==> inputs of try-lagoon <==
// module_mini_cpu
module module_mini_cpu(
    input clk,               
    input rst,               
    input power,             
    input send,              
    input [17:0] switches,   
    output wire [7:0] data,  
    output wire rs,          
    output wire rw,          
    output wire en,          
    output wire lcd_on,      
    output wire lcd_blon     
);
clock: 10.8 ns
lec_check: 0
cap_margin: 20
core_margin: 2
core_utilization: 71
cts_cluster_size: 13
place_density_lb_addon: 0.02
setup_slack_margin: 2.76
slew_margin: 20
run.sh (not shown) runs the stock make flow with config.mk's settings and CLKGATE_MAP_FILE=.
==> try-pepper: changes against try-lagoon <==
- CORE_UTILIZATION: 71 -> 72
- CTS_CLUSTER_SIZE: 13 -> not set
- MAX_ROUTING_LAYER: not set -> met4
- PLACE_DENSITY_LB_ADDON: 0.02 -> not set
- SETUP_SLACK_MARGIN: 2.76 -> 1.37
==> flow/constraint.sdc (replaced) <==
create_clock -name core_clock -period 13.8 [get_ports {clk}]
set_input_delay 2.7600 -clock core_clock [delete_from_list [all_inputs] [get_ports {clk}]]
set_output_delay 2.7600 -clock core_clock [all_outputs]
set_load 0.01 [all_outputs]
==> try-onyx: changes against try-lagoon <==
- CAP_MARGIN: 20 -> 15
- CORE_UTILIZATION: 71 -> 68
- CTS_CLUSTER_SIZE: 13 -> 41
- PLACE_DENSITY_LB_ADDON: 0.02 -> not set
- SETUP_SLACK_MARGIN: 2.76 -> 3.39
==> flow/constraint.sdc (replaced) <==
create_clock -name core_clock -period 14.4 [get_ports {clk}]
set_input_delay 2.8800 -clock core_clock [delete_from_list [all_inputs] [get_ports {clk}]]
set_output_delay 2.8800 -clock core_clock [all_outputs]
set_load 0.01 [all_outputs]
==> try-amber: changes against try-lagoon <==
- CELL_PAD_IN_SITES_GLOBAL_PLACEMENT: not set -> 2
- CORE_ASPECT_RATIO: not set -> 1.08
- CORE_UTILIZATION: 71 -> 26
- CTS_CLUSTER_SIZE: 13 -> not set
- GPL_ROUTABILITY_DRIVEN: not set -> 1
- GPL_TIMING_DRIVEN: not set -> 0
- MAX_ROUTING_LAYER: not set -> met4
- MIN_ROUTING_LAYER: not set -> met2
- PLACE_DENSITY_LB_ADDON: 0.02 -> 0.25
- SETUP_SLACK_MARGIN: 2.76 -> 2.63
- SLEW_MARGIN: 20 -> 35
- TNS_END_PERCENT: not set -> 25
==> flow/constraint.sdc (replaced) <==
create_clock -name core_clock -period 10.0 [get_ports {clk}]
set_input_delay 2.0000 -clock core_clock [delete_from_list [all_inputs] [get_ports {clk}]]
set_output_delay 2.0000 -clock core_clock [all_outputs]
set_load 0.01 [all_outputs]
==> comparison <==
try-lagoon never finished: it broke off in global routing (5_1_grt) on GRT-0232. try-amber reached the layout checks and failed them: setup timing. try-onyx passed the timing, DRC and antenna checks. try-pepper ran to the end with violations: setup timing. Sequential power: try-amber > try-pepper > try-onyx. In flip-flop count, try-onyx and try-pepper do not differ. Synthesized cell count is the same in try-amber and try-lagoon. Against try-amber, the power of try-pepper is lower by 27%. Worst hold slack: try-pepper > try-amber > try-onyx. Sequential share of layout area: try-onyx > try-pepper > try-amber. Critical path depth, lowest first: try-pepper, try-onyx, try-amber. Of try-onyx and try-amber, try-amber has the higher cell count (gap 21%, measured against try-amber). In die size, try-amber is at 2.7 times the value of try-lagoon. Against try-onyx, the clock skew of try-amber is higher by 0.0068 ns.
==> figures <==
metric	try-onyx	try-pepper	try-amber	try-lagoon
Status	timing/DRC/antenna clean	complete, but fails checks	complete, but fails checks	stopped before the end
Stage where the flow stopped	-	-	-	global routing (5_1_grt)
Reasons for failing layout checks	-	setup timing	setup timing	-
Post-CTS sizing	147	134	194	258
Antenna Violating Nets Remaining	0	0	0	-
Cell with the biggest individual delay on the critical path	sky130_fd_sc_hd__mux4_2	sky130_fd_sc_hd__nor2_2	sky130_fd_sc_hd__mux4_2	-
Comb. cell area	0.02696 mm^2	0.02682 mm^2	0.02674 mm^2	-
Non-clock inverter count	386	386	386	-
Fraction of cell area in non-clock buffers	5.730%	6.198%	6.016%	-
Detailed-placement wirelength estimate	85,020 um	87,950 um	113,100 um	95,090 um
Depth of the most critical reg-to-reg path	75	74	84	-
Sequential fraction of total cell area	25.65%	25.53%	24.62%	-
Fmax	73.64 MHz	70.23 MHz	70.24 MHz	-
Post-placement cell count	4,743	4,708	6,066	5,126
Floorplan die area	0.05902 mm^2	0.05580 mm^2	0.1524 mm^2	0.05657 mm^2
Count of antenna diodes in the layout	6	3	28	-
Category of the worst setup path launch point	flop	flop	flop	-
Group drawing the most power	combinational logic	combinational logic	combinational logic	-
Drt via density	6.823	7.421	7.044	-
Seq power	0.00134 W	0.00141 W	0.00194 W	-
TritonCTS clock tree	done	done	done	-
Final Cell Area	0.04468 mm^2	0.04490 mm^2	0.04650 mm^2	-
Wire length reported by the detailed router	125,500 um	140,800 um	156,000 um	-
Final Setup Violations	0	9	37	-

* * *

==> inputs of raven <==
Starting RTL as in the previous note.
make LEC_CHECK=0 CAP_MARGIN=20 CELL_PAD_IN_SITES_GLOBAL_PLACEMENT=2 CORE_ASPECT_RATIO=0.62 CORE_MARGIN=2 CORE_UTILIZATION=26 GPL_ROUTABILITY_DRIVEN=1 GPL_TIMING_DRIVEN=0 MIN_ROUTING_LAYER=met2 PLACE_DENSITY_LB_ADDON=0.25 SETUP_SLACK_MARGIN=2.63 SLEW_MARGIN=25 TNS_END_PERCENT=25 finish   # period 10.0 ns
==> juniper (differences from raven) <==
- CELL_PAD_IN_SITES_GLOBAL_PLACEMENT: 2 -> not set
- CORE_ASPECT_RATIO: 0.62 -> not set
- CORE_UTILIZATION: 26 -> 65
- CTS_CLUSTER_DIAMETER: not set -> 298
- GPL_ROUTABILITY_DRIVEN: 1 -> not set
- GPL_TIMING_DRIVEN: 0 -> not set
- MIN_ROUTING_LAYER: met2 -> not set
- PLACE_DENSITY: not set -> 0.6
- PLACE_DENSITY_LB_ADDON: 0.25 -> not set
- SETUP_SLACK_MARGIN: 2.63 -> not set
- SLEW_MARGIN: 25 -> 20
- TNS_END_PERCENT: 25 -> not set
==> flow/constraint.sdc (replaced) <==
create_clock -name core_clock -period 13.2 [get_ports {clk}]
set_input_delay 2.6400 -clock core_clock [delete_from_list [all_inputs] [get_ports {clk}]]
set_output_delay 2.6400 -clock core_clock [all_outputs]
set_load 0.01 [all_outputs]
==> indigo (differences from raven) <==
- ABC_AREA: not set -> 1
- CELL_PAD_IN_SITES_GLOBAL_PLACEMENT: 2 -> not set
- CORE_ASPECT_RATIO: 0.62 -> not set
- CORE_UTILIZATION: 26 -> 69
- CTS_CLUSTER_DIAMETER: not set -> 298
- GPL_ROUTABILITY_DRIVEN: 1 -> not set
- GPL_TIMING_DRIVEN: 0 -> not set
- MIN_ROUTING_LAYER: met2 -> not set
- PLACE_DENSITY: not set -> 0.6
- PLACE_DENSITY_LB_ADDON: 0.25 -> not set
- SETUP_SLACK_MARGIN: 2.63 -> not set
- SLEW_MARGIN: 25 -> 20
- TNS_END_PERCENT: 25 -> not set
==> flow/constraint.sdc (replaced) <==
create_clock -name core_clock -period 11.5 [get_ports {clk}]
set_input_delay 2.3000 -clock core_clock [delete_from_list [all_inputs] [get_ports {clk}]]
set_output_delay 2.3000 -clock core_clock [all_outputs]
set_load 0.01 [all_outputs]
==> yarrow (differences from raven) <==
- CAP_MARGIN: 20 -> 10
- CELL_PAD_IN_SITES_GLOBAL_PLACEMENT: 2 -> 3
- CORE_ASPECT_RATIO: 0.62 -> 1.05
- CORE_UTILIZATION: 26 -> 50
- CTS_CLUSTER_SIZE: not set -> 56
- GPL_TIMING_DRIVEN: 0 -> 1
- PLACE_DENSITY_LB_ADDON: 0.25 -> 0.04
- SETUP_SLACK_MARGIN: 2.63 -> 1.97
- SLEW_MARGIN: 25 -> 20
- TNS_END_PERCENT: 25 -> not set
==> flow/constraint.sdc (replaced) <==
create_clock -name core_clock -period 19.0 [get_ports {clk}]
set_input_delay 3.8000 -clock core_clock [delete_from_list [all_inputs] [get_ports {clk}]]
set_output_delay 3.8000 -clock core_clock [all_outputs]
set_load 0.01 [all_outputs]
==> notes <==
- Between indigo and raven, the lower sequential power is in indigo (gap 13%, measured against raven).
- The highest final cell count belongs to raven, the lowest to juniper.
- Sequential cell count is the same in raven and indigo.
- Between raven and juniper, the lower non-clock buffer count is in juniper (gap 144).
- yarrow aborted during global placement without I/O (3_1_place_gp_skip_io). indigo finished with timing, DRC and antenna clean. juniper completed and failed the layout checks on negative setup slack. raven finished with negative setup slack left.
- Synthesized area: indigo is lower than yarrow (2.5%).
- Global-route usage: raven < juniper < indigo.
==> figures <==
Number of buffers inserted by post-CTS setup repair: indigo 9; raven 123; juniper 56; yarrow -
P_sw: indigo 2330 uW; raven 2970 uW; juniper 1910 uW; yarrow -
Detailed router's first-iteration violation count: indigo 4,476; raven 6,546; juniper 3,837; yarrow -
Seq pwr: indigo 1690 uW; raven 1940 uW; juniper 1470 uW; yarrow -
Tightest Pin Transition: indigo 1.22 ns; raven 1.27 ns; juniper 1.13 ns; yarrow -
Max Root-Sink Buffers: indigo 3; raven 3; juniper 3; yarrow -
Status: indigo complete, no violations; raven failed layout checks; juniper failed layout checks; yarrow did not finish
Stage where the flow stopped: indigo -; raven -; juniper -; yarrow global placement without I/O (3_1_place_gp_skip_io)
Violated checks: indigo -; raven negative setup slack; juniper negative setup slack; yarrow -
Power attributed to the clock group: indigo 1520 uW; raven 2070 uW; juniper 1340 uW; yarrow -
Cell variety after synth: indigo 75; raven 104; juniper 104; yarrow 104
Die area: indigo 56,700 sq um; raven 153,000 sq um; juniper 61,700 sq um; yarrow 79,900 sq um
Post-Route Setup TNS: indigo 0 ns; raven -127.02 ns; juniper -3.56 ns; yarrow -
Insertion delay to the later sink of the worst-skew pair: indigo 0.62 ns; raven 0.70 ns; juniper 0.63 ns; yarrow -
Via count of the first global-routing pass: indigo 33,520; raven 52,627; juniper 33,787; yarrow -
Met1 Track Usage GR: indigo 54.9%; raven 0%; juniper 50.4%; yarrow -
Power figures rest on the tool's default switching activity, not on a simulated workload.
